red:
==> flow/design.v <==
`timescale 1ns/1ps
module SIMD(clk,rst,opcode,funct3,funct7,rd_data1,rd_data2,rd_data3,w_add,immed,instrc_add,wr_add,wr_data );
input clk;   
input rst;   
input [6:0] opcode;  
input [2:0] funct3;  
input [6:0] funct7;  
input [15:0] rd_data1;   
input [15:0] rd_data2;   
input [15:0] rd_data3;   
input [4:0] w_add;   
input [11:0] immed;  
output [6:0]instrc_add;
output [4:0] wr_add;     
output [15:0] wr_data;   
wire [1:0]mode;
reg [12:0]op;
wire [3:0]scr_r;
wire scr;
wire [2:0]op_r;
wire [1:0]mac_hl;
wire [15:0]sig_ex;
wire [6:0]n_instrc_add;
wire [1:0]alu_mode;
wire [12:0]alu_op;
wire alu_scr;
wire signed[15:0]source1;
wire [15:0]data2;
wire signed[15:0]source3;
wire [15:0]exsig_data;
wire signed[15:0]source2;
wire signed[7:0]source1_8_1;
wire signed[7:0]source1_8_2;
wire signed[7:0]source2_8_1;
wire signed[7:0]source2_8_2;
wire signed[7:0]source3_8_1;
wire signed[7:0]source3_8_2;
wire signed[3:0]source1_4_1;
wire signed[3:0]source1_4_2;
wire signed[3:0]source1_4_3;
wire signed[3:0]source1_4_4;
wire signed[3:0]source2_4_1;
wire signed[3:0]source2_4_2;
wire signed[3:0]source2_4_3;
wire signed[3:0]source2_4_4;
wire signed[3:0]source3_4_1;
wire signed[3:0]source3_4_2;
wire signed[3:0]source3_4_3;
wire signed[3:0]source3_4_4;
reg [15:0]result_reg;
reg [31:0]mul_reg;
reg[91:0] pip_reg;
reg [6:0] instrc_add;  
assign scr_r=opcode[3:0];
assign op_r=opcode[6:4];
assign mac_hl=funct7[1:0];
always @(posedge clk)
    begin
        if(!rst)
            instrc_add<=0;
        else
            instrc_add<=n_instrc_add;
    end
assign mode=(funct3==3'b001)? 2'b01:
            (funct3==3'b010)? 2'b10:
            (funct3==3'b100)? 2'b11:2'b00;
assign scr=(scr_r==4'b0011)? 1:0;
always @ (opcode or funct7 or mac_hl)
    begin
        case (opcode)
            7'b0111011:begin
                            case(funct7)
                                7'b0000000: op=13'b0000_0000_0000_1;  
                                7'b0100000: op=13'b0000_0000_0001_0;  
                                7'b1000001: op=13'b0000_0000_0010_0;  
                                7'b1000010: op=13'b0000_0000_0100_0;  
                                7'b0001000: op=13'b0000_0000_1000_0;  
                                7'b0010000: op=13'b0000_0001_0000_0;  
                                7'b0011000: op=13'b0000_0010_0000_0;  
                                7'b0110000: op=13'b0000_0100_0000_0;  
                                default:op=13'b0000_0000_0000_0;  
                            endcase
                        end
             7'b1001011:begin
                            case(mac_hl)
                                2'b01:op=13'b0000_1000_0000_0;  
                                2'b10:op=13'b0001_0000_0000_0;  
                                default:op=13'b0000_0000_0000_0;  
                            endcase
                        end
             7'b0100011:op=13'b0010_0000_0000_0;  
             7'b1100011:op=13'b0100_0000_0000_0;  
             7'b1010011:op=13'b1000_0000_0000_0;  
             default:op=13'b0000_0000_0000_0;  
        endcase                                   
    end
assign sig_ex={{4{immed[10]}},immed};
assign n_instrc_add=instrc_add+3'b100;
always @(posedge clk)
    begin
        if(!rst)
            pip_reg <=0;
        else
            begin
                pip_reg[1:0]<=mode;  
                pip_reg[14:2]<=op;  
                pip_reg[15]<=scr;  
                pip_reg[31:16]<= rd_data1;  
                pip_reg[47:32]<= rd_data2;  
                pip_reg[63:48]<= rd_data3;  
                pip_reg[68:64]<= w_add;  
                pip_reg[91:76]<= sig_ex; 
            end 
    end
assign alu_mode=pip_reg[1:0];
assign alu_op=pip_reg[14:2];
assign alu_scr=pip_reg[15];
assign source1=pip_reg[31:16];
assign data2=pip_reg[47:32];
assign source3=pip_reg[63:48];
assign wr_add=pip_reg[68:64];
assign exsig_data=pip_reg[91:76];
assign source2=(alu_scr==1'b0)? data2:exsig_data;
assign source1_8_1=source1[7:0];
assign source1_8_2=source1[15:8];
assign source2_8_1=source2[7:0];
assign source2_8_2=source2[15:8];
assign source3_8_1=source3[7:0];
assign source3_8_2=source3[15:8];
assign source1_4_1=source1[3:0];
assign source1_4_2=source1[7:4];
assign source1_4_3=source1[11:8];
assign source1_4_4=source1[15:12];
assign source2_4_1=source2[3:0];
assign source2_4_2=source2[7:4];
assign source2_4_3=source2[11:8];
assign source2_4_4=source2[15:12];
assign source3_4_1=source3[3:0];
assign source3_4_2=source3[7:4];
assign source3_4_3=source3[11:8];
assign source3_4_4=source3[15:12];
always @(alu_op or alu_mode or source1 or source2 or source3 or source1_8_1 or source1_8_2 or 
         source2_8_1 or source2_8_2 or source3_8_1 or source3_8_2 or source1_4_1 or source1_4_2 or
         source1_4_3 or source1_4_4 or source2_4_1 or source2_4_2 or source2_4_3 or source2_4_4 or
         source3_4_1 or source3_4_2 or source3_4_3 or source3_4_3 or source3_4_4)
    begin
        mul_reg=0;
        result_reg=0;
        case(alu_op)
           13'b0000_0000_0000_1:begin
                                    case(alu_mode)
                                        2'b01:result_reg=source1+source2;  
                                        2'b10:result_reg={source1_8_2+source2_8_2,source1_8_1+source2_8_1};  
                                        2'b11:result_reg={source1_4_4+source2_4_4,source1_4_3+source2_4_3,source1_4_2+source2_4_2,source1_4_1+source2_4_1};  
                                        default:result_reg=0;
                                    endcase
                                end
           13'b0000_0000_0001_0:begin
                                    case(alu_mode)
                                        2'b01:result_reg=source1-source2;  
                                        2'b10:result_reg={source1_8_2-source2_8_2,source1_8_1-source2_8_1};  
                                        2'b11:result_reg={source1_4_4-source2_4_4,source1_4_3-source2_4_3,source1_4_2-source2_4_2,source1_4_1-source2_4_1};  
                                        default:result_reg=0;                       
                                    endcase
                                end
           13'b0000_0000_0010_0:begin
                                    case(alu_mode)
                                        2'b01:begin
                                                mul_reg=source1*source2;  
                                                result_reg=mul_reg[15:0];  
                                              end
                                        2'b10:begin
                                                mul_reg[15:0]=source1_8_1*source2_8_1;  
                                                mul_reg[31:16]=source1_8_2*source2_8_2;
                                                result_reg={mul_reg[23:16],mul_reg[7:0]}; 
                                              end
                                        2'b11:begin
                                                mul_reg[7:0]=source1_4_1*source2_4_1;  
                                                mul_reg[15:8]=source1_4_2*source2_4_2;
                                                mul_reg[23:16]=source1_4_3*source2_4_3;
                                                mul_reg[31:24]=source1_4_4*source2_4_4;
                                                result_reg={mul_reg[27:24],mul_reg[19:16],mul_reg[11:8],mul_reg[3:0]}; 
                                              end
                                        default:begin
                                                    result_reg=0;
                                                    mul_reg=0;
                                                end
                                    endcase
                                end
           13'b0000_0000_0100_0:begin
                                    case(alu_mode)
                                        2'b01:begin 
                                                mul_reg=source1*source2;  
                                                result_reg=mul_reg[31:16];  
                                              end
                                        2'b10:begin
                                                mul_reg[15:0]=source1_8_1*source2_8_1;  
                                                mul_reg[31:16]=source1_8_2*source2_8_2;
                                                result_reg={mul_reg[31:24],mul_reg[15:8]}; 
                                              end
                                        2'b11:begin
                                                mul_reg[7:0]=source1_4_1*source2_4_1;  
                                                mul_reg[15:8]=source1_4_2*source2_4_2;
                                                mul_reg[23:16]=source1_4_3*source2_4_3;
                                                mul_reg[31:24]=source1_4_4*source2_4_4;
                                                result_reg={mul_reg[31:28],mul_reg[23:20],mul_reg[15:12],mul_reg[7:4]}; 
                                              end
                                        default:begin
                                                    result_reg=0;
                                                    mul_reg=0;
                                                end
                                    endcase
                                end
           13'b0000_0000_1000_0:result_reg=source1&source2;  
           13'b0000_0001_0000_0:result_reg=source1|source2;  
           13'b0000_0010_0000_0:result_reg=source1^source2;  
           13'b0000_0100_0000_0:result_reg=~source1;  
           13'b0000_1000_0000_0:begin
                                    case(alu_mode)
                                        2'b01:begin
                                                mul_reg=source1*source2+{{16{1'b0}},source3};  
                                                result_reg=mul_reg[15:0];  
                                              end
                                        2'b10:begin
                                                mul_reg[15:0]=source1_8_1*source2_8_1+{{8{1'b0}},source3_8_1};  
                                                mul_reg[31:16]=source1_8_2*source2_8_2+{{8{1'b0}},source3_8_2};
                                                result_reg={mul_reg[23:16],mul_reg[7:0]}; 
                                              end
                                        2'b11:begin
                                                mul_reg[7:0]=source1_4_1*source2_4_1+{{4{1'b0}},source3_4_1};  
                                                mul_reg[15:8]=source1_4_2*source2_4_2+{{4{1'b0}},source3_4_2};
                                                mul_reg[23:16]=source1_4_3*source2_4_3+{{4{1'b0}},source3_4_3};
                                                mul_reg[31:24]=source1_4_4*source2_4_4+{{4{1'b0}},source3_4_4};
                                                result_reg={mul_reg[27:24],mul_reg[19:16],mul_reg[11:8],mul_reg[3:0]}; 
                                              end
                                        default:begin
                                                    result_reg=0;
                                                    mul_reg=0;
                                                end
                                    endcase
                                end
           13'b0001_0000_0000_0:begin
                                    case(alu_mode)
                                        2'b01:begin
                                                mul_reg=source1*source2+{{16{1'b0}},source3};  
                                                result_reg=mul_reg[31:16];  
                                              end
                                        2'b10:begin
                                                mul_reg[15:0]=source1_8_1*source2_8_1+{{8{1'b0}},source3_8_1};  
                                                mul_reg[31:16]=source1_8_2*source2_8_2+{{8{1'b0}},source3_8_2};
                                                result_reg={mul_reg[31:24],mul_reg[15:8]}; 
                                              end
                                        2'b11:begin
                                                mul_reg[7:0]=source1_4_1*source2_4_1+{{4{1'b0}},source3_4_1};  
                                                mul_reg[15:8]=source1_4_2*source2_4_2+{{4{1'b0}},source3_4_2};
                                                mul_reg[23:16]=source1_4_3*source2_4_3+{{4{1'b0}},source3_4_3};
                                                mul_reg[31:24]=source1_4_4*source2_4_4+{{4{1'b0}},source3_4_4};
                                                result_reg={mul_reg[31:28],mul_reg[23:20],mul_reg[15:12],mul_reg[7:4]}; 
                                              end
                                        default:begin
                                                    result_reg=0;
                                                    mul_reg=0;
                                                end                                    
                                    endcase
                                end
           13'b0010_0000_0000_0:result_reg=(source1<<source2);  
           13'b0100_0000_0000_0:result_reg=(source1>>source2);  
           13'b1000_0000_0000_0:result_reg=(source1<<<source2);  
           default:result_reg=0;
        endcase
    end
assign wr_data=result_reg;
endmodule
==> flow/config.mk <==
export PLATFORM = sky130hd
export DESIGN_NAME = SIMD
export DESIGN_NICKNAME = SIMD
export VERILOG_FILES = /design/flow/design.v
export SDC_FILE = /design/flow/constraint.sdc
export NUM_CORES = 4
export LEC_CHECK = 0
export CAP_MARGIN = 20
export CORE_MARGIN = 2
export CORE_UTILIZATION = 72
export CTS_CLUSTER_DIAMETER = 309
export CTS_CLUSTER_SIZE = 95
export PLACE_DENSITY = 0.4
export SLEW_MARGIN = 20
==> flow/constraint.sdc <==
create_clock -name core_clock -period 9.01 [get_ports {clk}]
set_input_delay 1.8020 -clock core_clock [delete_from_list [all_inputs] [get_ports {clk}]]
set_output_delay 1.8020 -clock core_clock [all_outputs]
set_load 0.01 [all_outputs]
run.sh (not shown) runs the stock make flow with config.mk's settings and CLKGATE_MAP_FILE=.
Stage in which a tool error killed red: 5_1_grt.
Modified inputs, blue compared to red
# red
export LEC_CHECK = 0
export CAP_MARGIN = 20
export CORE_MARGIN = 2
export CORE_UTILIZATION = 72
export CTS_CLUSTER_DIAMETER = 309
export CTS_CLUSTER_SIZE = 95
export PLACE_DENSITY = 0.4
export SLEW_MARGIN = 20
create_clock -name core_clock -period 9.01 [get_ports {clk}]
# blue
export LEC_CHECK = 0
export CAP_MARGIN = 20
export CORE_MARGIN = 2
export CORE_UTILIZATION = 40
export SLEW_MARGIN = 20
create_clock -name core_clock -period 10.6 [get_ports {clk}]
Findings:
- blue | stages: all done | timing, DRC, antenna: all pass
- Compared with red, blue shows number of placement rows that has gone up by more than a quarter.
- Total clock buffers created by CTS: blue vs red identical
- From red to blue the numbers moved as follows: count of boundary I/O pins barely changed, floorplan die width higher, post-placement cell area now sits lower, pre-CTS worst setup slack went up by 0.69 ns, fraction of synthesis flops using an asynchronous set or reset pin saw little to no change.
- Compare blue and red | post-cts sizing count lower: blue
- blue vs red, vertical die dimension went up by 73 um.
- When blue is set beside red, its area of the core turns out to be 0.037 mm^2 larger.
- Going from red to blue, chip footprint grows by 78%.
diff inputs: blue => green
# blue
export LEC_CHECK = 0
export CAP_MARGIN = 20
export CORE_MARGIN = 2
export CORE_UTILIZATION = 40
export SLEW_MARGIN = 20
create_clock -name core_clock -period 10.6 [get_ports {clk}]
# green
export LEC_CHECK = 0
export CAP_MARGIN = 20
export CORE_ASPECT_RATIO = 1.47
export CORE_MARGIN = 2
export CORE_UTILIZATION = 54
export GPL_ROUTABILITY_DRIVEN = 0
export SLEW_MARGIN = 20
create_clock -name core_clock -period 10.6 [get_ports {clk}]
### Flow results
green: PASS, flow complete, no timing, DRC or antenna violations. Cell count: green lower than blue. When the final numbers for green and blue were put side by side, the total wirelength of the detailed-routed design turned out to be greater in green. The run with more setup slack is blue; green has less. green against blue: final non-filler cell area saw little to no change, final-layout worst hold slack saw little to no change, post-route minimum period higher. Lower later-pin clock latency in the skew report goes to blue over green.
Relative to green, the following input files were edited for orange:
# green
export LEC_CHECK = 0
export CAP_MARGIN = 20
export CORE_ASPECT_RATIO = 1.47
export CORE_MARGIN = 2
export CORE_UTILIZATION = 54
export GPL_ROUTABILITY_DRIVEN = 0
export SLEW_MARGIN = 20
create_clock -name core_clock -period 10.6 [get_ports {clk}]
# orange
export LEC_CHECK = 0
export CAP_MARGIN = 20
export CORE_MARGIN = 2
export CORE_UTILIZATION = 32
export SLEW_MARGIN = 20
create_clock -name core_clock -period 16.0 [get_ports {clk}]
### Flow results
Compared with green, orange shows a wire length reported by the detailed router that is about 4.7% lower.
Total setup buffers inserted after CTS (lower): orange
Max met2 global-route usage across orange and green: green
Re clock buffer count: orange and green aren't equal, and the higher value belongs to green.
Run comparison: orange critical path's slowest cell sky130_fd_sc_hd__a221oi_1; green critical path's slowest cell sky130_fd_sc_hd__fa_1
Against green, orange comes in 0.3 points higher on power share of the clock group.
### orange -> purple
# orange
export LEC_CHECK = 0
export CAP_MARGIN = 20
export CORE_MARGIN = 2
export CORE_UTILIZATION = 32
export SLEW_MARGIN = 20
create_clock -name core_clock -period 16.0 [get_ports {clk}]
# purple
export LEC_CHECK = 0
export CAP_MARGIN = 20
export CORE_MARGIN = 2
export CORE_UTILIZATION = 72
export CTS_CLUSTER_DIAMETER = 353
export CTS_CLUSTER_SIZE = 98
export PLACE_DENSITY = 0.42
export SLEW_MARGIN = 20
export TNS_END_PERCENT = 20
create_clock -name core_clock -period 16.0 [get_ports {clk}]
### Flow results
- purple reached the end of the flow, and the finished layout is clean on the timing, design-rule and antenna checks.
- Reported for orange and purple, max-cap check violation count turned out identical to the last digit.
- When the final numbers for orange and purple were put side by side, the setup slack of the worst register-to-register path turned out to be smaller in orange.
- Looking at count of clock-buffer cells in the layout, purple sits 3 higher than orange does.
Power figures rest on the tool's default switching activity, not on a simulated workload.
